Setup of sierra:
## cpu_top_pipeline
module cpu_top_pipeline (
    input wire clk,
    input wire rst,
    output wire [7:0]  imem_addr,
    input  wire [15:0] imem_data,
    output wire [7:0]  dmem_addr,
    output wire [15:0] dmem_wdata,
    output wire        dmem_we,
    input  wire [15:0] dmem_rdata,
    output wire        halted
);
Size: roughly 68 I/O pins, about 25000 um^2 of cells after synthesis.
Settings: LEC_CHECK=0, ABC_AREA=1, CAP_MARGIN=0, CORE_MARGIN=2, CORE_UTILIZATION=71, PLACE_DENSITY=0.8, SETUP_SLACK_MARGIN=-0.23, SLEW_MARGIN=20; clock period 3.75 ns.
run.sh (not shown) runs the stock make flow with config.mk's settings and CLKGATE_MAP_FILE=.
Completing all stages was not enough for sierra: its layout failed the final checks because of setup timing.
Modified inputs, quartz compared to sierra
Settings: CORE_UTILIZATION changed from 71 to 40; ABC_AREA removed (was 1); SETUP_SLACK_MARGIN removed (was -0.23); PLACE_DENSITY changed from 0.8 to 0.6; CAP_MARGIN changed from 0 to 20; the clock period (ns, I/O delays scaled along) changed from 3.75 to 5.5.
Results
quartz against sierra: register share of the cell area higher, highest clock frequency the design can meet lower, multi-input gate share of the layout cell area higher.
quartz | stages: all done | timing, DRC, antenna: all pass
Lower slew at the pin closest to its max-slew limit was reported by quartz, not sierra.
Max synthesized area across sierra and quartz: sierra
Input changes introduced in zinc (baseline for comparison: quartz):
Settings: PLACE_DENSITY removed (was 0.6); CTS_CLUSTER_SIZE newly set to 36; CORE_UTILIZATION changed from 40 to 68; CAP_MARGIN changed from 20 to 5; the clock period (ns, I/O delays scaled along) changed from 5.5 to 3.01.
==> comparison <==
Re amount of wire on met2 after detailed routing: zinc and quartz aren't equal, and the lower value belongs to quartz. Of zinc and quartz, it is zinc that has the higher number of antenna cells inserted. zinc reports a lower final cell count than quartz does. From the logs: zinc reached the end of the flow and failed the layout checks with setup timing. Of the two candidates, quartz has the worse maximum clock frequency and zinc the better one. The run with more routed wire is zinc, not quartz. Diff zinc and quartz: routed via count higher in zinc. Going from quartz to zinc, sequential cell area did not really move, largest net degree at the start of global routing went down.
### zinc -> yarrow
Settings: CORE_UTILIZATION: 68 -> 72; CAP_MARGIN: 5 -> 0; PLACE_DENSITY: unset -> 0.78; CTS_CLUSTER_SIZE: 36 -> 30; the clock period (ns, I/O delays scaled along): 3.01 -> 4.34.
==> comparison <==
- yarrow: flow complete, layout not clean; failing: setup timing
- Summary of yarrow over zinc: total routing usage reported by global routing saw an increase; multi-input logic portion of the cell area now sits higher; routed wire length on met3 decreased about 2.7%.
Inputs modified between yarrow and harbor:
Settings: PLACE_DENSITY changed from 0.78 to 0.6; CTS_CLUSTER_SIZE removed (was 30); CAP_MARGIN changed from 0 to 20; ABC_AREA newly set to 1; the clock period (ns, I/O delays scaled along) changed from 4.34 to 4.61.
==> comparison <==
- harbor reached the final stage; the timing, design-rule and antenna checks on its layout passed.
- [harbor vs yarrow] number of ordinary and repair buffers in the finished layout: lower in harbor
- Distinct cell type count of the synthesized netlist down 32 in harbor wrt yarrow
- harbor vs. yarrow: synthesis-to-finish area growth decreased by 11 points relative to the old numbers; detailed-route vias per instance -13%; worst setup slack went up; final weighted congestion in routability-driven placement +3.9%; utilization shrank by 7.6 points.
- harbor vs yarrow — total wire length after detailed routing dropped by a few percent
- harbor reports its startpoint of the most critical setup path as u_id_ex.ex_rs1[3] while yarrow reports u_id_ex.ex_imm[14].
- For final-layout worst hold slack, yarrow and harbor come out practically identical.
- Looking at cell with the largest stage delay on the worst path, the sky130_fd_sc_hd__fa_1 result is from harbor; the sky130_fd_sc_hd__or4_4 one comes from yarrow.
- Wire length of the first global-routing pass delta for harbor relative to yarrow: about 2.4% higher

---

## garnet
Starting RTL as in the previous note.
Design cpu_top_pipeline, start of the top module:
module cpu_top_pipeline (
    input wire clk,
    input wire rst,
    output wire [7:0]  imem_addr,
    input  wire [15:0] imem_data,
    output wire [7:0]  dmem_addr,
    output wire [15:0] dmem_wdata,
    output wire        dmem_we,
    input  wire [15:0] dmem_rdata,
    output wire        halted
);
==> flow/config.mk <==
export PLATFORM = sky130hd
export DESIGN_NAME = cpu_top_pipeline
export DESIGN_NICKNAME = cpu_top_pipeline
export VERILOG_FILES = /design/flow/design.v
export SDC_FILE = /design/flow/constraint.sdc
export NUM_CORES = 4
export LEC_CHECK = 0
export CAP_MARGIN = 40
export CORE_ASPECT_RATIO = 1.74
export CORE_MARGIN = 6
export CORE_UTILIZATION = 19
export GPL_TIMING_DRIVEN = 0
export HOLD_SLACK_MARGIN = 0.18
export PLACE_DENSITY_LB_ADDON = 0.07
export SLEW_MARGIN = 30
==> flow/constraint.sdc <==
create_clock -name core_clock -period 6.24 [get_ports {clk}]
set_input_delay 1.2480 -clock core_clock [delete_from_list [all_inputs] [get_ports {clk}]]
set_output_delay 1.2480 -clock core_clock [all_outputs]
set_load 0.01 [all_outputs]
garnet reached the end of the flow, and the finished layout is clean on the timing, design-rule and antenna checks.
Setup changes, garnet to indigo
# garnet
export LEC_CHECK = 0
export CAP_MARGIN = 40
export CORE_ASPECT_RATIO = 1.74
export CORE_MARGIN = 6
export CORE_UTILIZATION = 19
export GPL_TIMING_DRIVEN = 0
export HOLD_SLACK_MARGIN = 0.18
export PLACE_DENSITY_LB_ADDON = 0.07
export SLEW_MARGIN = 30
create_clock -name core_clock -period 6.24 [get_ports {clk}]
# indigo
export LEC_CHECK = 0
export CAP_MARGIN = 20
export CORE_MARGIN = 2
export CORE_UTILIZATION = 40
export PLACE_DENSITY = 0.6
export SLEW_MARGIN = 20
create_clock -name core_clock -period 5.31 [get_ports {clk}]
==> results <==
Sort garnet and indigo by stage delay of the slowest cell on the critical path desc -> top: garnet
From garnet to indigo the numbers moved as follows: post-layout instance area has decreased; total wire length after detailed routing went down 39%.
Maximum frequency from static timing analysis (indigo vs. garnet) increases by more than 10%
In the tables for garnet and indigo, fraction of standard cell area in multi-input logic reads lower with garnet.
Of garnet and indigo, indigo shows the lower critical path depth, with garnet above it.
In indigo the detailed route wirelength on metal3 turned out 2700 um higher than in garnet.
Setup changes, indigo to nickel
# indigo
export LEC_CHECK = 0
export CAP_MARGIN = 20
export CORE_MARGIN = 2
export CORE_UTILIZATION = 40
export PLACE_DENSITY = 0.6
export SLEW_MARGIN = 20
create_clock -name core_clock -period 5.31 [get_ports {clk}]
# nickel
export LEC_CHECK = 0
export CAP_MARGIN = 20
export CORE_MARGIN = 2
export CORE_UTILIZATION = 64
export PLACE_DENSITY = 0.6
export SLEW_MARGIN = 20
create_clock -name core_clock -period 4.4 [get_ports {clk}]
### Flow results
Complete run, failing final checks: nickel, reason negative setup slack.
Delta (nickel minus indigo): first-pass GRT wire length fell about 0.8%, setup TNS after final layout fell 620 ps, number of global-route vias before repair rose 6.9%, post-route clock period utilization rose 14 points.
Of indigo and nickel, the lower HPWL after detailed placement belongs to nickel.
Buffers inserted during post-CTS setup optimization: indigo and nickel compared, lower one is indigo
Final period demand of the worst path: lower on nickel
On final worst hold slack, indigo and nickel are basically level.
indigo reports its top layer reached by signal wires as met5 while nickel reports met4.
Changes in onyx relative to nickel:
# nickel
export LEC_CHECK = 0
export CAP_MARGIN = 20
export CORE_MARGIN = 2
export CORE_UTILIZATION = 64
export PLACE_DENSITY = 0.6
export SLEW_MARGIN = 20
create_clock -name core_clock -period 4.4 [get_ports {clk}]
# onyx
export LEC_CHECK = 0
export ABC_AREA = 1
export CAP_MARGIN = 0
export CORE_MARGIN = 2
export CORE_UTILIZATION = 67
export CTS_CLUSTER_DIAMETER = 373
export SLEW_MARGIN = 20
create_clock -name core_clock -period 2.95 [get_ports {clk}]
==> comparison <==
STATUS run=onyx STAGES=ALL_DONE FINAL_CHECKS=FAILED CAUSE=negative setup slack
Synthesized cell count came out higher on onyx than on nickel.
Diff nickel -> onyx | arrival time at the worst endpoint | decrease of 1060 ps
Global routing met2 resource utilization: onyx higher than nickel
In the flow results for onyx and nickel, the number of distinct standard cells referenced by the synthesized netlist is smaller on onyx.
Going from nickel to onyx, design area up about 10%; global-route usage up 12 points; placement-stage cell area up 2500 um^2.
